==> flow/design.v (excerpt) <==
module awstm(
        pps,
        tevt,
        evt,
        rst_n,
        clk
    );
Settings: LEC_CHECK=0, ABC_AREA=1, CAP_MARGIN=20, CORE_ASPECT_RATIO=1.06, CORE_MARGIN=2, CORE_UTILIZATION=35, CTS_CLUSTER_DIAMETER=370, CTS_CLUSTER_SIZE=98, PLACE_DENSITY=0.85, SLEW_MARGIN=20, TNS_END_PERCENT=20; clock period 6.0 ns.
run.sh (not shown) runs the stock make flow with config.mk's settings and CLKGATE_MAP_FILE=.
The first run produced a clean layout.
Then changed:
Settings changed: ABC_AREA 1 to 0, CAP_MARGIN 20 to 5, CELL_PAD_IN_SITES_DETAIL_PLACEMENT from default to 1, CELL_PAD_IN_SITES_GLOBAL_PLACEMENT from default to 2, CORE_ASPECT_RATIO 1.06 to 1.84, CORE_UTILIZATION 35 to 63, CTS_CLUSTER_DIAMETER 370 to default, CTS_CLUSTER_SIZE 98 to 36, GPL_TIMING_DRIVEN from default to 0, HOLD_SLACK_MARGIN from default to 0.2, MIN_ROUTING_LAYER from default to met2, PLACE_DENSITY 0.85 to 0.6, SETUP_SLACK_MARGIN from default to 0.39, SLEW_MARGIN 20 to 5, TNS_END_PERCENT 20 to 35.
Effect:
- This time the run did not get past 3_1_place_gp_skip_io with GPL-0301
- die size falls by 50%
- synthesized area falls by 11%
- synthesized cell count falls by 33%

---

The RTL this note starts from:
==> flow/design.v <==
`timescale 1ns / 1ps
module awstm(
        pps,
        tevt,
        evt,
        rst_n,
        clk
    );
    input pps;
    input [31:0] tevt;
    output [31:0] evt;
    input rst_n;
    input clk;
    reg r_pps, r_awspps;
    reg [26:0] r_tcyc;       
    reg [26:0] r_td;         
    reg [30:0] r_awstm;      
    reg [30:0] r_tmev_next;  
    reg [31:0] r_set_tmev;  
    reg [10:0] r_tcor;       
    reg [10:0] r_tcor_max;   
    reg r_pps_lock;          
    wire evt_pps;            
    parameter [26:0] p_cyc_per_sec  = 27'd9_999;   
    parameter [26:0] p_pps_to       = 27'd14_999;  
    parameter [30:0] p_awstm_max    = 31'd99_999;   
    assign evt = r_set_tmev;
    assign evt_pps = pps & ~r_pps;
    wire [26:0] td_abs;
    wire [25:0] tmp1_td_abs;
    wire [25:0] tmp2_td_abs;
    wire [10:0] tmp_tcor_max;
    assign td_abs = (r_td[26] ? (~r_td + 17'd1): r_td);
    genvar i;
    assign tmp1_td_abs[25] = td_abs[25];  
    generate 
        for(i = 24; i >= 0; i=i-1) begin :g_tmp1_td_abs
            assign tmp1_td_abs[i] = td_abs[i+1] | td_abs[i];  
        end 
    endgenerate
    assign tmp2_td_abs[25] = tmp1_td_abs[25];
    generate
        for(i = 24; i >= 0; i=i-1) begin: g_tmp2_td_abs
            assign tmp2_td_abs[i] = tmp1_td_abs[i+1] ^ tmp1_td_abs[i];
        end
    endgenerate
    assign tmp_tcor_max[2:0] = 3'b000;
    generate 
        for(i = 0; i < 7; i=i+1) begin: g_tmp_tcor_max
            assign tmp_tcor_max[i+3] = tmp2_td_abs[25-i]; 
        end
    endgenerate
    assign tmp_tcor_max[10] = (tmp1_td_abs[20] & !tmp2_td_abs[20] ? 1'b0 : 1'b1); 
    always @(posedge clk or negedge rst_n) begin
        if(rst_n == 1'b0) begin
            r_pps <= 1'b0;
            r_awspps <= 1'b0;
            r_pps_lock <= 1'b0;
            r_tcyc <= 27'd0;
            r_td <= 27'd0;
            r_tcor <= 11'd0;
            r_tcor_max <= 11'd1024;
            r_awstm <= 31'd0;
            r_tmev_next <= 31'd0;
            r_set_tmev <= 32'd0;
        end else begin
            r_pps <= pps;
            r_tcyc <= r_tcyc + 1;
            r_tcor_max <= tmp_tcor_max;
            if(r_tcor >= r_tcor_max) begin
                r_tcor <= 10'd0;
            end else begin
                r_tcor <= r_tcor + 1;
            end
            if(r_tcyc == p_cyc_per_sec) begin
                r_awspps <= 1'b1;
            end else begin
                r_awspps <= 1'b0;
            end
            if(evt_pps) begin
                r_pps_lock <= 1'b1;
                r_tcyc <= 27'd0;
                r_td <= r_td + p_cyc_per_sec + ~r_tcyc + 27'd1;
            end else begin
                if(r_tcyc == p_pps_to) begin  
                    r_pps_lock <= 1'b0;
                    r_tcyc <= (p_pps_to - p_cyc_per_sec);     
                end                
            end
            if(r_awstm >= p_awstm_max) begin
                r_awstm <= 31'd0;
            end else begin
                if(r_tcor == r_tcor_max) begin
                    if(r_td[26]) begin  
                        r_awstm <= r_awstm;
                        r_td <= r_td + 27'd1;
                    end else begin  
                        r_awstm <= r_awstm + 31'd2;
                        r_td <= r_td - 27'd1;
                    end
                end else begin
                    r_awstm <= r_awstm + 31'd1;
                end
            end
            if(r_tmev_next == r_awstm || (r_tmev_next + 31'd1) == r_awstm) begin
                r_set_tmev <= {r_pps_lock, r_awstm};
                r_tmev_next <= r_tmev_next + tevt;
            end
            if(r_tmev_next > p_awstm_max) begin
                r_tmev_next <= r_tmev_next + ~p_awstm_max + 31'd1;
            end             
        end
    end
endmodule
==> flow/config.mk <==
export PLATFORM = sky130hd
export DESIGN_NAME = awstm
export DESIGN_NICKNAME = awstm
export VERILOG_FILES = /design/flow/design.v
export SDC_FILE = /design/flow/constraint.sdc
export NUM_CORES = 4
export LEC_CHECK = 0
export ABC_AREA = 1
export CAP_MARGIN = 20
export CELL_PAD_IN_SITES_DETAIL_PLACEMENT = 2
export CELL_PAD_IN_SITES_GLOBAL_PLACEMENT = 0
export CORE_MARGIN = 7
export CORE_UTILIZATION = 43
export CTS_CLUSTER_DIAMETER = 326
export GPL_TIMING_DRIVEN = 0
export MAX_ROUTING_LAYER = met4
export SLEW_MARGIN = 0
export TNS_END_PERCENT = 30
==> flow/constraint.sdc <==
create_clock -name core_clock -period 4.35 [get_ports {clk}]
set_input_delay 0.8700 -clock core_clock [delete_from_list [all_inputs] [get_ports {clk}]]
set_output_delay 0.8700 -clock core_clock [all_outputs]
set_load 0.01 [all_outputs]
The baseline ended with an error in detailed placement (3_5_place_dp).
Edit:
Settings changed: ABC_AREA 1 to unset, CELL_PAD_IN_SITES_DETAIL_PLACEMENT 2 to unset, CELL_PAD_IN_SITES_GLOBAL_PLACEMENT 0 to unset, CORE_MARGIN 7 to 2, CORE_UTILIZATION 43 to 65, CTS_CLUSTER_DIAMETER 326 to unset, CTS_CLUSTER_SIZE set to 37, GPL_TIMING_DRIVEN 0 to unset, MAX_ROUTING_LAYER met4 to unset, SLEW_MARGIN 0 to 20, TNS_END_PERCENT 30 to unset.
Clock period 4.35 ns to 5.37 ns, I/O delays scaled along.
The new run went through all stages and came out clean.
Die size goes down by well over a third.
Synthesized area goes down by roughly a tenth.
Synthesized cell count goes down by a quarter to a third.
Edit:
Settings changed: ABC_AREA set to 1, CORE_UTILIZATION 65 to 70, CTS_CLUSTER_DIAMETER set to 229, CTS_CLUSTER_SIZE 37 to unset, HOLD_SLACK_MARGIN set to -0.1.
Clock period 5.37 ns to 2.75 ns, I/O delays scaled along.
What happened: Wire length rises by about 40%. Total power climbs by 70%. Core utilization increases by 8.9 points. Global-route usage came out higher by 9.7 points. Clock skew hardly moves. Final area is higher by 17%. Hold slack loses 390 ps. Combinational power rises by 72%. Setup slack got worse by 1300 ps. Synthesized area is higher by about 12%.

---

Starts from the design.v that is shown in full above.
clock: 2.86 ns
lec_check: 0
abc_area: 1
cap_margin: 20
core_margin: 2
core_utilization: 72
cts_cluster_diameter: 30
cts_cluster_size: 16
place_density: 0.73
setup_slack_margin: 0.77
slew_margin: 20
The first run died in global routing (5_1_grt), error GRT-0116.
Edit:
Settings changed: CORE_UTILIZATION 72 to 70, CTS_CLUSTER_DIAMETER 30 to default, CTS_CLUSTER_SIZE 16 to 72, HOLD_SLACK_MARGIN from default to -0.1, PLACE_DENSITY 0.73 to default, SETUP_SLACK_MARGIN 0.77 to default.
What happened: Now the flow completed without violations. Area after synthesis does not change. Synthesized cell count is unchanged. Die area went up by 2.8%.
Edit:
Settings changed: ABC_AREA 1 to default, CTS_CLUSTER_SIZE 72 to default.
Clock period 2.86 ns to 3.2 ns, I/O delays scaled along.
Outcome: Now the flow finished with negative setup slack left. Register-to-register slack gets worse by 0.30 ns. Final cell count came out lower by 26%. Combinational power came out higher by 37%. Die area came out lower by 11%. Routed wire length came out lower by 11%. Worst setup slack gets worse by 0.30 ns. Hold slack gets worse by 0.030 ns.
Edit:
Settings changed: CORE_UTILIZATION 70 to 68, CTS_CLUSTER_SIZE from default to 35, HOLD_SLACK_MARGIN -0.1 to default.
Clock period 3.2 ns to 5.37 ns, I/O delays scaled along.
Outcome:
- This time the run produced a clean layout
- global-route usage shrinks by 5.6 points
- power shrinks by well over a third
- routed wire length shrinks by about a fifth
- fmax shrinks by about a fifth
- final cell count shrinks by a little under a tenth
Edit:
Settings changed: CORE_UTILIZATION 68 to 40, CTS_CLUSTER_SIZE 35 to default, PLACE_DENSITY from default to 0.6.
Clock period 5.37 ns to 6.0 ns, I/O delays scaled along.
- The new run passed the timing, DRC and antenna checks
- total power goes down by roughly a tenth
- sequential power drops by roughly a tenth
- routed wire length came out lower slightly
- worst setup slack is better by 0.54 ns
Edit:
Settings changed: CORE_UTILIZATION 40 to 66, PLACE_DENSITY 0.6 to default.
Clock period 6.0 ns to 4.93 ns, I/O delays scaled along.
After rerunning: Synthesized cell count does not change. Routed wire length decreases by 1.2%. Worst setup slack loses 1.0 ns. Design area decreases by 0.86%. Power increases by 24%. Via count stays flat. Clock power increases by 29%. Worst hold slack gains 0.023 ns. Non-clock buffer count increases by 4. Synthesized area is unchanged. Cell count decreases by 8.4%.

---

== job 101 ==
Starts from the design.v that is shown in full above.
clock: 2.62 ns
lec_check: 0
abc_area: 1
cap_margin: 20
core_margin: 2
core_utilization: 72
cts_cluster_size: 11
place_density: 0.37
slew_margin: 20
tns_end_percent: 5
The layout from job 101, despite a flow that completed every stage, fails the layout checks, with the failing checks listed as negative setup slack.
Setup changes, job 101 to job 102
Settings: SETUP_SLACK_MARGIN now -0.16, previously not set; PLACE_DENSITY now 0.6, was 0.37; TNS_END_PERCENT no longer set, was 5; CTS_CLUSTER_DIAMETER now 30, previously not set; CTS_CLUSTER_SIZE now 16, was 11; the clock period (ns, I/O delays scaled along) now 2.37, was 2.62.
Findings:
In job 102, final weighted congestion of routability-driven global placement is higher than in job 101.
The higher worst slack at placement of job 102 and job 101 is in job 101.
The mean area per synthesized cell was comparable across job 102 and job 101.
To summarise job 101: no stage aborted, but the layout did not pass its checks, failing on negative setup slack.
Status(job 102) = ERROR, stage = 5_1_grt
[job 102 vs job 101] placed cell area: higher in job 102
In terms of count of hold buffers inserted by post-cts repair, job 102 and job 101 differ only marginally.
Cell resize tally after clock tree synthesis up 27 in job 102 wrt job 101
Diff job 101..job 102 | synthesized-area fraction occupied by xor and xnor cells | unchanged
Power is estimated from default activity; no workload was simulated.
